Setup of job 8639:
## k580vm80a
module k580vm80a
(
   input         pin_clk,        
   input         pin_f1,         
   input         pin_f2,         
   input         pin_reset,      
   output [15:0] pin_a,          
   output  [7:0] pin_dout,       
   input   [7:0] pin_din,        
   output        pin_aena,       
   output        pin_dena,       
   input         pin_hold,      
   output        pin_hlda,      
   input         pin_ready,     
   output        pin_wait,      
   input         pin_int,       
   output        pin_inte,      
   output        pin_sync,      
   output        pin_dbin,      
   output        pin_wr_n
);
wire  [7:0]    d;
reg   [7:0]    db, di;
reg   [15:0]   a;
wire           clk, f1, f2;
reg            abufena, db_ena, db_stb, dbin_pin, dbinf2;
reg            reset;
wire           ready;
wire           dbin_ext;
reg            t851, t404, t382, t383, t712, t735, t773;
reg            hold, hlda_pin;
  ...
For scale: about 1,300 cells after synthesis, about 250 flip-flops, roughly 47 I/O pins.
Settings: LEC_CHECK=0, CAP_MARGIN=20, CORE_MARGIN=2, CORE_UTILIZATION=72, CTS_CLUSTER_DIAMETER=394, CTS_CLUSTER_SIZE=99, PLACE_DENSITY=0.39, SETUP_SLACK_MARGIN=-0.3, SLEW_MARGIN=20, TNS_END_PERCENT=10; clock period 2.98 ns.
run.sh (not shown) runs the stock make flow with config.mk's settings and CLKGATE_MAP_FILE=.
Job 8639 got as far as global routing (5_1_grt), where a tool error ended the run.
### job 8639 -> job 9516
- PLACE_DENSITY removed (was 0.39)
- CTS_CLUSTER_SIZE changed from 99 to 29
- CORE_UTILIZATION changed from 72 to 68
- CTS_CLUSTER_DIAMETER removed (was 394)
- SETUP_SLACK_MARGIN removed (was -0.3)
- TNS_END_PERCENT removed (was 10)
- the clock period (ns, I/O delays scaled along) changed from 2.98 to 3.73
Results
The flow for job 9516 finished, though final verification flagged setup timing.
Die span in y delta for job 9516 relative to job 8639: about 2.8% higher
Job 9516 against job 8639: number of placement rows increased by 1 relative to the old numbers; number of clock buffers inserted by TritonCTS increased by 20 relative to the old numbers; die size increased by about 6% relative to the old numbers; number of buffers added for setup after CTS increased by 30 relative to the old numbers; simple-gate share of the synthesized area closely matched the old numbers.
Die span in x, job 9516 vs job 8639: up by a few percent
Here is what was changed in the inputs of job 7663 compared with job 9516.
- an added CORE_ASPECT_RATIO of 0.92
- an added ABC_AREA of 1
- an added SETUP_SLACK_MARGIN of -0.27
- a change of the clock period (ns, I/O delays scaled along) from 3.73 to 3.6
### Flow results
- Number of antenna violations at the first check in global routing was lower in job 7663 than in job 9516.
- Job 7663 against job 9516: area reported by Yosys stat down 6.7%; share of the cycle needed by the critical path after routing up 8.4 points; post-place setup slack down 220 ps; wire length reported by the detailed router down 12%.
- Re count of filler cells inserted in the layout: job 9516 was lower than job 7663.
- Re area fraction in full adders, half adders and majority gates: job 9516 was lower than job 7663.
- Of the two values seen for main logic family after synthesis, simple AND/OR/NAND/NOR gates was produced by job 7663 and AND-OR/OR-AND gates by job 9516.
- Job 7663 vs job 9516: number of placed instances with taps included up by a few percent
- Nothing crashed in job 7663 and all stages finished; the problem is that the final layout failed, the offending checks being setup timing.


k580vm80a again, from the RTL that the note above started with.
## k580vm80a
module k580vm80a
(
   input         pin_clk,        
   input         pin_f1,         
   input         pin_f2,         
   input         pin_reset,      
   output [15:0] pin_a,          
   output  [7:0] pin_dout,       
   input   [7:0] pin_din,        
   output        pin_aena,       
   output        pin_dena,       
   input         pin_hold,      
   output        pin_hlda,      
   input         pin_ready,     
   output        pin_wait,      
   input         pin_int,       
   output        pin_inte,      
   output        pin_sync,      
   output        pin_dbin,      
   output        pin_wr_n
);
Settings: LEC_CHECK=0, CAP_MARGIN=20, CELL_PAD_IN_SITES_DETAIL_PLACEMENT=0, CELL_PAD_IN_SITES_GLOBAL_PLACEMENT=3, CORE_MARGIN=2, CORE_UTILIZATION=25, CTS_CLUSTER_DIAMETER=40, GPL_ROUTABILITY_DRIVEN=1, GPL_TIMING_DRIVEN=1, MAX_ROUTING_LAYER=met5, PLACE_DENSITY_LB_ADDON=0.21, SLEW_MARGIN=10, TNS_END_PERCENT=15; clock period 5.18 ns.
The starting point completed with no timing, DRC or antenna violations.
Then changed:
==> flow/config.mk (replaced) <==
export PLATFORM = sky130hd
export DESIGN_NAME = k580vm80a
export DESIGN_NICKNAME = k580vm80a
export VERILOG_FILES = /design/flow/design.v
export SDC_FILE = /design/flow/constraint.sdc
export NUM_CORES = 4
export LEC_CHECK = 0
export CAP_MARGIN = 20
export CORE_MARGIN = 2
export CORE_UTILIZATION = 40
export SLEW_MARGIN = 20
==> flow/constraint.sdc (replaced) <==
create_clock -name core_clock -period 6.48 [get_ports {pin_clk}]
set_input_delay 1.2960 -clock core_clock [delete_from_list [all_inputs] [get_ports {pin_clk}]]
set_output_delay 1.2960 -clock core_clock [all_outputs]
set_load 0.01 [all_outputs]
Result: Die area goes down by well over a third; non-clock buffer count drops by 63; area after synthesis stays the same; worst setup slack improves by 130 ps; final cell count drops by about a fifth; cell area came out lower by roughly a tenth; combinational power is lower by a quarter to a third; synthesized cell count does not change; total power falls by a quarter to a third; routed wire length fell by about a fifth; worst hold slack gets worse by 6.8 ps.
Then changed:
==> flow/constraint.sdc (replaced) <==
create_clock -name core_clock -period 8.58 [get_ports {pin_clk}]
set_input_delay 1.7160 -clock core_clock [delete_from_list [all_inputs] [get_ports {pin_clk}]]
set_output_delay 1.7160 -clock core_clock [all_outputs]
set_load 0.01 [all_outputs]
Cell count came out lower by 0.71%.
Sequential cell count is unchanged.
Non-clock buffer count came out lower by 8.
Total power came out lower by 25%.
Then changed:
--- a/flow/config.mk
+++ b/flow/config.mk
@@ -10 +10 @@
-export CORE_UTILIZATION = 40
+export CORE_UTILIZATION = 57
==> flow/constraint.sdc (replaced) <==
create_clock -name core_clock -period 6.29 [get_ports {pin_clk}]
set_input_delay 1.2580 -clock core_clock [delete_from_list [all_inputs] [get_ports {pin_clk}]]
set_output_delay 1.2580 -clock core_clock [all_outputs]
set_load 0.01 [all_outputs]
Outcome: The new run completed without violations. Register-to-register slack loses 2000 ps. Worst setup slack loses 2000 ps. Flip-flop count does not change. Critical path depth is unchanged. Global-route usage came out higher by 10 points. First-iteration DRC count came out higher by 21%. Cell area stays flat.
Then changed:
--- a/flow/config.mk
+++ b/flow/config.mk
@@ -7,0 +8 @@
+export ABC_AREA = 1
@@ -10 +11,2 @@
-export CORE_UTILIZATION = 57
+export CORE_UTILIZATION = 66
+export CTS_CLUSTER_SIZE = 71
@@ -11,0 +14 @@
+export TNS_END_PERCENT = 75
==> flow/constraint.sdc (replaced) <==
create_clock -name core_clock -period 3.6 [get_ports {pin_clk}]
set_input_delay 0.7200 -clock core_clock [delete_from_list [all_inputs] [get_ports {pin_clk}]]
set_output_delay 0.7200 -clock core_clock [all_outputs]
set_load 0.01 [all_outputs]
The new run finished but fails on setup timing.
Routed wire length grows by 15%.
Setup slack gets worse by 1200 ps.
Total power climbs by 81%.
Register-to-register slack loses 1200 ps.
Area after synthesis is lower by 6.7%.
Design area is higher by 7.9%.
Fmax climbs by 36%.
Critical path depth climbs by 13.
Then changed:
--- a/flow/config.mk
+++ b/flow/config.mk
@@ -11,2 +11,3 @@
-export CORE_UTILIZATION = 66
-export CTS_CLUSTER_SIZE = 71
+export CORE_UTILIZATION = 72
+export CTS_CLUSTER_DIAMETER = 398
+export SETUP_SLACK_MARGIN = 0.25
@@ -14 +14,0 @@
-export TNS_END_PERCENT = 75
With this change the flow failed in 5_1_grt, error GRT-0232.
Die size falls by a little under a tenth.
Synthesized cell count is unchanged.
Synthesized area does not change.


== run P ==
k580vm80a again, from the RTL that the note above started with.
Settings: LEC_CHECK=0, ABC_AREA=1, CAP_MARGIN=20, CORE_MARGIN=2, CORE_UTILIZATION=68, CTS_CLUSTER_DIAMETER=360, CTS_CLUSTER_SIZE=14, PLACE_DENSITY_LB_ADDON=0.06, SLEW_MARGIN=20; clock period 3.71 ns.
Every stage of run P finished as expected; the final checks, on the other hand, flagged setup timing, which means the layout fails.
The inputs of run C differ from those of run P as listed below.
- a deleted ABC_AREA that had been 1
- a change of CORE_UTILIZATION from 68 to 17
- a deleted PLACE_DENSITY_LB_ADDON that had been 0.06
- a deleted CTS_CLUSTER_SIZE that had been 14
- a deleted CTS_CLUSTER_DIAMETER that had been 360
- a change of the clock period (ns, I/O delays scaled along) from 3.71 to 6.48
Notes after the runs:
Run C: no failed stages, no open violations at the end. Lower netlist area before placement goes to run P over run C. Diff run P -> run C: die area moved up, relative contribution of sequential cells to total power moved down, first-pass GRT wire length moved up, synthesized netlist cell count moved down. For run P, the endpoint of the worst setup timing path was r16_de[12], unlike run C, where it was r16_pc[8]. Run C vs run P, largest family of logic cells by area: AND-OR/OR-AND gates vs simple AND/OR/NAND/NOR gates.


Starting RTL as in the previous note.
clock: 5.18 ns
lec_check: 0
cap_margin: 35
cell_pad_in_sites_detail_placement: 0
cell_pad_in_sites_global_placement: 3
core_margin: 9
core_utilization: 25
cts_cluster_diameter: 40
gpl_routability_driven: 1
gpl_timing_driven: 1
max_routing_layer: met5
place_density_lb_addon: 0.21
setup_slack_margin: 0.52
slew_margin: 10
tns_end_percent: 15
Next try:
- ABC_AREA: unset -> 1
- CAP_MARGIN: 35 -> 20
- CELL_PAD_IN_SITES_DETAIL_PLACEMENT: 0 -> unset
- CELL_PAD_IN_SITES_GLOBAL_PLACEMENT: 3 -> unset
- CORE_MARGIN: 9 -> 2
- CORE_UTILIZATION: 25 -> 66
- CTS_CLUSTER_DIAMETER: 40 -> unset
- GPL_ROUTABILITY_DRIVEN: 1 -> unset
- GPL_TIMING_DRIVEN: 1 -> unset
- MAX_ROUTING_LAYER: met5 -> unset
- PLACE_DENSITY_LB_ADDON: 0.21 -> unset
- SETUP_SLACK_MARGIN: 0.52 -> unset
- SLEW_MARGIN: 10 -> 20
- TNS_END_PERCENT: 15 -> unset
- clock period: 5.18 -> 3.6 ns (I/O delays scaled with it)
This time the run completed and failed the layout checks on setup timing.
Cell area fell by 2.1%.
Power goes up by 24%.
Final cell count is lower by 13%.
Setup slack loses 1.3 ns.
Fmax is higher by 6.0%.
Register-to-register slack gets worse by 1.3 ns.
Combinational power increases by 80%.
Die area is lower by 68%.


k580vm80a again, from the RTL that the note above started with.
==> flow/design.v (excerpt) <==
module k580vm80a
(
   input         pin_clk,        
   input         pin_f1,         
   input         pin_f2,         
   input         pin_reset,      
   output [15:0] pin_a,          
   output  [7:0] pin_dout,       
   input   [7:0] pin_din,        
   output        pin_aena,       
   output        pin_dena,       
   input         pin_hold,      
   output        pin_hlda,      
   input         pin_ready,     
   output        pin_wait,      
   input         pin_int,       
   output        pin_inte,      
   output        pin_sync,      
   output        pin_dbin,      
   output        pin_wr_n
);
make LEC_CHECK=0 ABC_AREA=1 CAP_MARGIN=20 CORE_MARGIN=2 CORE_UTILIZATION=72 CTS_CLUSTER_DIAMETER=360 CTS_CLUSTER_SIZE=14 PLACE_DENSITY_LB_ADDON=0.08 SLEW_MARGIN=20 finish   # period 3.9 ns
The starting point did not get past global routing (5_1_grt) (ODB-0269).
Then changed:
Settings changed: ABC_AREA 1 to not set, CORE_UTILIZATION 72 to 40, CTS_CLUSTER_DIAMETER 360 to not set, CTS_CLUSTER_SIZE 14 to not set, PLACE_DENSITY_LB_ADDON 0.08 to not set, SETUP_SLACK_MARGIN set to 1.08.
Clock period 3.9 ns to 6.48 ns, I/O delays scaled along.
Effect: The changed run completed without violations. Die size rose by about 90%. Synthesized area rose by 7.2%. Synthesized cell count fell by about 3.3%.
Then changed:
Settings changed: ABC_AREA set to 1, CORE_UTILIZATION 40 to 66, CTS_CLUSTER_SIZE set to 29, SETUP_SLACK_MARGIN 1.08 to 0.76.
Clock period 6.48 ns to 3.78 ns, I/O delays scaled along.
What happened: Now the flow reached the layout checks and failed them: setup timing. Cell count climbs by a few percent. Fmax came out higher by about a fifth. Final area grows by a few percent. Combinational power goes up by well over a third. Setup slack loses 1.9 ns. Routed wire length goes up by a quarter to a third. Flip-flop count does not change. Utilization rose by 40 points. Synthesized cell count went up by a few percent. Critical path depth went up by 2.
Then changed:
Settings changed: CORE_UTILIZATION 66 to 72, CTS_CLUSTER_SIZE 29 to 14, SETUP_SLACK_MARGIN 0.76 to not set.
Clock period 3.78 ns to 3.84 ns, I/O delays scaled along.
=> Now the flow failed in global routing (5_1_grt). Synthesized cell count is unchanged. Synthesized area is unchanged. Die size shrinks by 8.1%.


## job 4806
k580vm80a again, from the RTL that the note above started with.
clock: 3.6 ns
lec_check: 0
abc_area: 1
cap_margin: 20
cell_pad_in_sites_detail_placement: 0
cell_pad_in_sites_global_placement: 0
core_margin: 2
core_utilization: 71
cts_cluster_diameter: 189
cts_cluster_size: 15
gpl_routability_driven: 0
gpl_timing_driven: 1
max_routing_layer: met5
place_density_lb_addon: 0.06
slew_margin: 30
global routing: job 4806 exited with error
What job 2251 does differently from job 4806 at the input level:
Settings: a deleted ABC_AREA that had been 1; a deleted PLACE_DENSITY_LB_ADDON that had been 0.06; a change of CTS_CLUSTER_DIAMETER from 189 to 212; a deleted GPL_ROUTABILITY_DRIVEN that had been 0; a deleted MAX_ROUTING_LAYER that had been met5; a deleted GPL_TIMING_DRIVEN that had been 1; a deleted CTS_CLUSTER_SIZE that had been 15; a change of SLEW_MARGIN from 30 to 20; a deleted CELL_PAD_IN_SITES_GLOBAL_PLACEMENT that had been 0; a deleted CELL_PAD_IN_SITES_DETAIL_PLACEMENT that had been 0; a change of the clock period (ns, I/O delays scaled along) from 3.6 to 5.41.
## What came out
Looking at the reports, job 2251 completed the entire flow and the layout it produced met the timing, design-rule and antenna checks.
[compare] base=job 4806 new=job 2251: portion of the post-synthesis area used by sequential elements -3.8 points, die width climbed about 3.4%, die area climbed 7.0%.
#### Input delta (job 3956 over job 2251)
Settings: clearing CTS_CLUSTER_DIAMETER, which used to be 212; putting TNS_END_PERCENT at 60 where nothing was set; swapping 71 for 40 in CORE_UTILIZATION; putting CTS_CLUSTER_SIZE at 56 where nothing was set; swapping 5.41 for 3.88 in the clock period (ns, I/O delays scaled along).
### Flow results
The buffering stage count on the worst path with inverters included number comes out lower for job 2251 vs job 3956.
In job 3956, the clock-cell share of area came out 0.17 points above the value in job 2251.
Job 3956: all stages done; final checks FAILED (setup timing).
Delta (job 3956 minus job 2251): final cell count without fillers picked up an extra 367, average wire per cell in the routed design lost about 18%.
Relative to job 3956, the following input files were edited for job 9690:
Settings: MIN_ROUTING_LAYER newly set to met1; CAP_MARGIN changed from 20 to 35; CORE_MARGIN changed from 2 to 5; GPL_TIMING_DRIVEN newly set to 0; TNS_END_PERCENT changed from 60 to 40.
- No crash in job 9690: every stage finished, but the layout fails its final checks due to setup timing.
- Job 3956 → job 9690: global router's overall resource usage saw a decrease, data required time of the worst path saw a decrease, global-route met3 utilization saw an increase, part of the total power dissipated in the clock network saw a decrease.
- When the final numbers for job 9690 and job 3956 were put side by side, the worst setup slack after placement turned out to be greater in job 3956.
- Compared job 9690 vs job 3956, and cell area after layout is down in job 9690.
- Lower met1 global-route usage goes to job 9690 over job 3956.
[inputs] job 4721 vs job 9690
Settings: CELL_PAD_IN_SITES_GLOBAL_PLACEMENT now 2, previously not set; CORE_MARGIN now 3, was 5; CTS_CLUSTER_SIZE no longer set, was 56; TNS_END_PERCENT no longer set, was 40; ABC_AREA now 1, previously not set; CORE_ASPECT_RATIO now 0.97, previously not set; MAX_ROUTING_LAYER now met5, previously not set; GPL_TIMING_DRIVEN no longer set, was 0; CAP_MARGIN now 20, was 35; MIN_ROUTING_LAYER no longer set, was met1; CORE_UTILIZATION now 62, was 40.
==> comparison <==
- Per the comparison of job 4721 with job 9690, total cell area reported by yosys after synthesis now sits lower; gate count after technology mapping now sits higher; floorplan die width now sits lower.
- | site row count | higher: job 9690 |
- Placeable core area: job 4721 < job 9690
- Job 4721 terminated abnormally: global placement without I/O reported GPL-0301.
- Going from job 9690 to job 4721, number of cells in Yosys stat grew by a few percent.
- Summary of job 4721 over job 9690: share of flip-flops with an asynchronous set or reset after synthesis about even, synthesized-area fraction occupied by and/or/nand/nor cells has increased.
Power and IR drop assume default switching activity.
